==> inputs of run H <==
==> flow/design.v (excerpt) <==
module gemm_mem(
  input wire clk,
  input wire rst,
  input wire out_rdy,
  input wire v0__read_req_rdy,
  input wire [31:0] v0__read_resp,
  input wire v0__read_resp_vld,
  input wire v0__write_completion_vld,
  input wire v0__write_req_rdy,
  input wire [31:0] v0_in,
  input wire v0_in_vld,
  input wire v1__read_req_rdy,
  input wire [31:0] v1__read_resp,
  input wire v1__read_resp_vld,
  input wire v1__write_completion_vld,
  input wire v1__write_req_rdy,
  input wire [31:0] v1_in,
  input wire v1_in_vld,
  input wire [31:0] C_rd_data,
  output wire [31:0] out,
  output wire out_vld,
  output wire [3:0] v0__read_req,
  output wire v0__read_req_vld,
  output wire v0__read_resp_rdy,
  output wire v0__write_completion_rdy,
  output wire [35:0] v0__write_req,
  output wire v0__write_req_vld,
  output wire v0_in_rdy,
  output wire [3:0] v1__read_req,
  output wire v1__read_req_vld,
  output wire v1__read_resp_rdy,
  output wire v1__write_completion_rdy,
  output wire [35:0] v1__write_req,
  output wire v1__write_req_vld,
  output wire v1_in_rdy,
  output wire [3:0] C_rd_addr,
  output wire C_rd_en,
  output wire [3:0] C_wr_addr,
  output wire [31:0] C_wr_data,
  output wire C_wr_en
);
  function automatic [31:0] smul32b_32b_x_32b (input reg [31:0] lhs, input reg [31:0] rhs);
    reg signed [31:0] signed_lhs;
    reg signed [31:0] signed_rhs;
    reg signed [31:0] signed_result;
    begin
      signed_lhs = $signed(lhs);
      signed_rhs = $signed(rhs);
      signed_result = signed_lhs * signed_rhs;
      smul32b_32b_x_32b = $unsigned(signed_result);
    end
  endfunction
  wire [31:0] literal_11959 = 32'h0000_0000;
  wire [31:0] literal_11836 = 32'h0000_0000;
  wire [31:0] literal_11840 = 32'h0000_0000;
  wire [7:0] literal_11493;
  assign literal_11493 = {2'h0, 2'h3, 2'h2, 2'h1};
  reg ____for_5__last_iter_broke;
  reg ____for_4__last_iter_broke;
  reg ____for_2__last_iter_broke;
  reg ____for_3__last_iter_broke;
  reg [2:0] ____for_5_k;
  reg ____for_6__last_iter_broke;
  reg ____for_1__last_iter_broke;
  reg [2:0] ____for_4_j;
  reg [4:0] ____for_2__i;
  reg [2:0] ____for_3_i;
  reg [1:0] __this;
  reg [4:0] ____for_6__i;
  ...
clock: 6.57 ns
lec_check: 0
abc_area: 1
cap_margin: 20
core_margin: 2
core_utilization: 72
place_density_lb_addon: 0.04
setup_slack_margin: 1.9
slew_margin: 20
run.sh (not shown) runs the stock make flow with config.mk's settings and CLKGATE_MAP_FILE=.
==> run X: changes against run H <==
Settings changed: CORE_UTILIZATION 72 to 68, PLACE_DENSITY set to 0.35, PLACE_DENSITY_LB_ADDON 0.04 to not set, SETUP_SLACK_MARGIN 1.9 to not set.
==> flow/constraint.sdc (replaced) <==
create_clock -name core_clock -period 5.41 [get_ports {clk}]
set_input_delay 1.0820 -clock core_clock [delete_from_list [all_inputs] [get_ports {clk}]]
set_output_delay 1.0820 -clock core_clock [all_outputs]
set_load 0.01 [all_outputs]
==> results <==
quantity	run H	run X
Yosys top cell area share	27.2%	27.2%
Sum of net half-perimeters after detailed placement	70,600 microns	73,000 microns
Chip Footprint	43,500 sq um	46,000 sq um
Setup Fix Bufs, Post-CTS	48	30
CTS H-Tree Depth	1	1
EDFF count, synth	0	0
Die W	209 microns	215 microns
RD Place Congestion	0.949	0.985
Count of placed standard cells including taps	4,965	5,178
Core region area	41,100 sq um	43,900 sq um
Floorplan core density	73.3%	68.6%
Area after DPL	34,700 sq um	36,100 sq um
Pre-CTS setup slack	-0.202 ns	-1.13 ns
Floorplan die height	209 microns	215 microns
Post-cts gate resize count	216	163
Simple-Gate Fraction of Synth Area	19.2%	19.2%
Result of the run	did not finish	complete, but fails checks
Last stage reached	global routing	-
Reasons for failing layout checks	-	negative setup slack
Rows	74	77

---

==> inputs of run a <==
gemm_mem again, from the RTL that the note above started with.
Settings: LEC_CHECK=0, ABC_AREA=1, CAP_MARGIN=35, CELL_PAD_IN_SITES_DETAIL_PLACEMENT=1, CELL_PAD_IN_SITES_GLOBAL_PLACEMENT=1, CORE_MARGIN=4, CORE_UTILIZATION=62, CTS_CLUSTER_DIAMETER=112, GPL_TIMING_DRIVEN=1, MIN_ROUTING_LAYER=met1, PLACE_DENSITY_LB_ADDON=0.1, SLEW_MARGIN=30, TNS_END_PERCENT=90; clock period 8.85 ns.
==> inputs of run b, as changes to run a <==
Settings changed: ABC_AREA 1 to not set, CAP_MARGIN 35 to 20, CELL_PAD_IN_SITES_DETAIL_PLACEMENT 1 to not set, CELL_PAD_IN_SITES_GLOBAL_PLACEMENT 1 to not set, CORE_MARGIN 4 to 2, CORE_UTILIZATION 62 to 40, CTS_CLUSTER_DIAMETER 112 to not set, GPL_TIMING_DRIVEN 1 to not set, MIN_ROUTING_LAYER met1 to not set, PLACE_DENSITY_LB_ADDON 0.1 to not set, SLEW_MARGIN 30 to 20, TNS_END_PERCENT 90 to not set.
==> flow/constraint.sdc (replaced) <==
create_clock -name core_clock -period 9.0 [get_ports {clk}]
set_input_delay 1.8000 -clock core_clock [delete_from_list [all_inputs] [get_ports {clk}]]
set_output_delay 1.8000 -clock core_clock [all_outputs]
set_load 0.01 [all_outputs]
==> inputs of run c, as changes to run a <==
Settings changed: CAP_MARGIN 35 to 20, CELL_PAD_IN_SITES_DETAIL_PLACEMENT 1 to not set, CELL_PAD_IN_SITES_GLOBAL_PLACEMENT 1 to not set, CORE_MARGIN 4 to 2, CORE_UTILIZATION 62 to 72, CTS_CLUSTER_DIAMETER 112 to not set, GPL_TIMING_DRIVEN 1 to not set, MIN_ROUTING_LAYER met1 to not set, PLACE_DENSITY set to 0.79, PLACE_DENSITY_LB_ADDON 0.1 to not set, SLEW_MARGIN 30 to 20, TNS_END_PERCENT 90 to not set.
==> flow/constraint.sdc (replaced) <==
create_clock -name core_clock -period 6.25 [get_ports {clk}]
set_input_delay 1.2500 -clock core_clock [delete_from_list [all_inputs] [get_ports {clk}]]
set_output_delay 1.2500 -clock core_clock [all_outputs]
set_load 0.01 [all_outputs]
==> inputs of run d, as changes to run a <==
Settings changed: ABC_AREA 1 to not set, CAP_MARGIN 35 to 20, CELL_PAD_IN_SITES_DETAIL_PLACEMENT 1 to not set, CELL_PAD_IN_SITES_GLOBAL_PLACEMENT 1 to not set, CORE_MARGIN 4 to 2, CORE_UTILIZATION 62 to 27, CTS_CLUSTER_DIAMETER 112 to not set, GPL_TIMING_DRIVEN 1 to not set, MIN_ROUTING_LAYER met1 to not set, PLACE_DENSITY_LB_ADDON 0.1 to not set, SLEW_MARGIN 30 to 20, TNS_END_PERCENT 90 to not set.
==> flow/constraint.sdc (replaced) <==
create_clock -name core_clock -period 7.78 [get_ports {clk}]
set_input_delay 1.5560 -clock core_clock [delete_from_list [all_inputs] [get_ports {clk}]]
set_output_delay 1.5560 -clock core_clock [all_outputs]
set_load 0.01 [all_outputs]
==> summary of the runs <==
In hold slack, run d and run b hardly differ.
Against run b, the core utilization of run d is lower by 15 points.
Against run b, the synthesized area of run a is higher by 4.7%.
Between run d and run b, the lower fmax is in run b (gap 3.4%, measured against run b).
Against run d, the cell area of run b is smaller by about 2.4%.
Between run b and run d, the lower sequential share of layout area is in run d (gap 0.35 points).
In run b the clock power is lower than in run d, by 19%.
Run d completed without violations. Run b completed without violations. Run c never finished: it broke off in global routing (5_1_grt). Run a stopped in global placement (3_3_place_gp) on FLW-0024.
In run d the via count is higher than in run b, by about 0.9%.
Power is estimated from default activity; no workload was simulated.
